==> flow/design.v (excerpt) <==
module mainModule(
		input clk, input reset,
		output [31:0] imem_addr, input [31:0] imem_data,
		output wb_alu_we, output [2:0] wb_alu_rd, output [31:0] wb_alu_data,
		output wb_mem_we, output [2:0] wb_mem_rd, output [7:0] wb_mem_data,
		output [3:0] flags
	);
make LEC_CHECK=0 CAP_MARGIN=20 CORE_MARGIN=2 CORE_UTILIZATION=72 CTS_CLUSTER_DIAMETER=373 CTS_CLUSTER_SIZE=14 PLACE_DENSITY_LB_ADDON=0.08 SETUP_SLACK_MARGIN=-0.45 SLEW_MARGIN=20 finish   # period 5.23 ns
run.sh (not shown) runs the stock make flow with config.mk's settings and CLKGATE_MAP_FILE=.
The starting point finished but failed the layout checks on negative setup slack.
Edit:
- CORE_UTILIZATION: 72 -> 37
- CTS_CLUSTER_DIAMETER: 373 -> default
- CTS_CLUSTER_SIZE: 14 -> default
- PLACE_DENSITY: default -> 0.6
- PLACE_DENSITY_LB_ADDON: 0.08 -> default
- SETUP_SLACK_MARGIN: -0.45 -> default
- clock period: 5.23 -> 11.1 ns (I/O delays scaled with it)
After rerunning:
- This time the run completed without violations
- wire length climbs by 5.2%
- core utilization went down by 41 points
- worst setup slack improved by 3500 ps
- clock power came out lower by 27%
- flip-flop count stays the same
- sequential share of layout area grows by 0.73 points
- total power falls by 50%
- clock-buffer cell count goes up by 50
- first-iteration DRC count drops by 30%
- sequential power came out lower by 54%
- die size rose by 93%
Edit:
- CORE_UTILIZATION: 37 -> 40
- clock period: 11.1 -> 10.0 ns (I/O delays scaled with it)
Setup slack gets worse by 770 ps.
Via count is lower by 0.53%.
Total power is higher by 9.0%.
Fmax is higher by 4.0%.
Hold slack improves by 4.3 ps.

* * *

Starting RTL as in the previous note.
## mainModule
module mainModule(
		input clk, input reset,
		output [31:0] imem_addr, input [31:0] imem_data,
		output wb_alu_we, output [2:0] wb_alu_rd, output [31:0] wb_alu_data,
		output wb_mem_we, output [2:0] wb_mem_rd, output [7:0] wb_mem_data,
		output [3:0] flags
	);
export LEC_CHECK = 0
export CAP_MARGIN = 35
export CELL_PAD_IN_SITES_DETAIL_PLACEMENT = 1
export CELL_PAD_IN_SITES_GLOBAL_PLACEMENT = 3
export CORE_ASPECT_RATIO = 1.07
export CORE_MARGIN = 2
export CORE_UTILIZATION = 67
export CTS_CLUSTER_DIAMETER = 245
export CTS_CLUSTER_SIZE = 19
export MIN_ROUTING_LAYER = met1
export PLACE_DENSITY = 0.89
export SETUP_SLACK_MARGIN = -0.75
export SLEW_MARGIN = 20
create_clock -name core_clock -period 10.2 [get_ports {clk}]
The baseline ended with an error in 3_1_place_gp_skip_io (GPL-0301).
Then changed:
- CELL_PAD_IN_SITES_DETAIL_PLACEMENT: 1 -> 2
- GPL_ROUTABILITY_DRIVEN: default -> 0
- GPL_TIMING_DRIVEN: default -> 0
After rerunning: The new run ended with an error in 3_1_place_gp_skip_io (GPL-0301); die size is unchanged; area after synthesis is unchanged; synthesized cell count stays the same.

* * *

Setup of JK:
mainModule again, from the RTL that the note above started with.
Settings: LEC_CHECK=0, CAP_MARGIN=5, CORE_MARGIN=2, CORE_UTILIZATION=49, CTS_CLUSTER_DIAMETER=188, GPL_ROUTABILITY_DRIVEN=1, HOLD_SLACK_MARGIN=-0.02, PLACE_DENSITY=0.6, SLEW_MARGIN=20; clock period 5.98 ns.
JK ran in full, but the layout does not pass; the checks complain about setup timing.
Inputs modified between JK and MS:
- removing PLACE_DENSITY (formerly 0.6)
- removing GPL_ROUTABILITY_DRIVEN (formerly 1)
- removing HOLD_SLACK_MARGIN (formerly -0.02)
- changing CORE_UTILIZATION from 49 to 59
- removing CTS_CLUSTER_DIAMETER (formerly 188)
- changing CAP_MARGIN from 5 to 20
- changing the clock period (ns, I/O delays scaled along) from 5.98 to 4.58
### Flow results
In the tables for MS and JK, combinational fraction of the cell area reads lower with MS.
Not one of MS and JK finished clean.
The layout from JK, despite a flow that completed every stage, fails the layout checks, with the failing checks listed as setup timing.
STATUS final worst slack: MS loses against JK
Final routed wirelength across all metal layers in MS is 2.4% below JK.
Share of total power consumed by net switching came out lower on MS than on JK.
The following lists how AL was set up differently from MS:
- CORE_UTILIZATION changed from 59 to 47
- PLACE_DENSITY newly set to 0.6
- the clock period (ns, I/O delays scaled along) changed from 4.58 to 8.25
--- outcome ---
When AL is measured against MS, its final routed wire length divided by cell count turns out about 5% higher. Comparing the two runs side by side, AL comes out ahead of MS on overall power. Power per cell area delta for AL relative to MS: 43% lower. AL: flow completed, timing, DRC and antenna clean. AL vs. MS: sequential power went down by 45%. For MS, the cell at the slowest stage of the critical path was sky130_fd_sc_hd__or4_4, unlike AL, where it was sky130_fd_sc_hd__dfxtp_1. Layout inverter count without the clock tree: AL vs MS identical.
Relative to AL, the following input files were edited for TR:
- SETUP_SLACK_MARGIN newly set to 1.98
- CORE_UTILIZATION changed from 47 to 64
- PLACE_DENSITY removed (was 0.6)
- the clock period (ns, I/O delays scaled along) changed from 8.25 to 7.38
==> comparison <==
- TR finished end to end and its layout was clean on timing, DRC and antenna.
- [compare] base=AL new=TR: post-route worst hold slack moved down; number of vias in the routed layout moved up.
- Comparing AL and TR, die area is lower on TR.
- Width of the die delta for TR relative to AL: 38 um lower
No activity file was given, so power comes from the tool's default toggle rates.
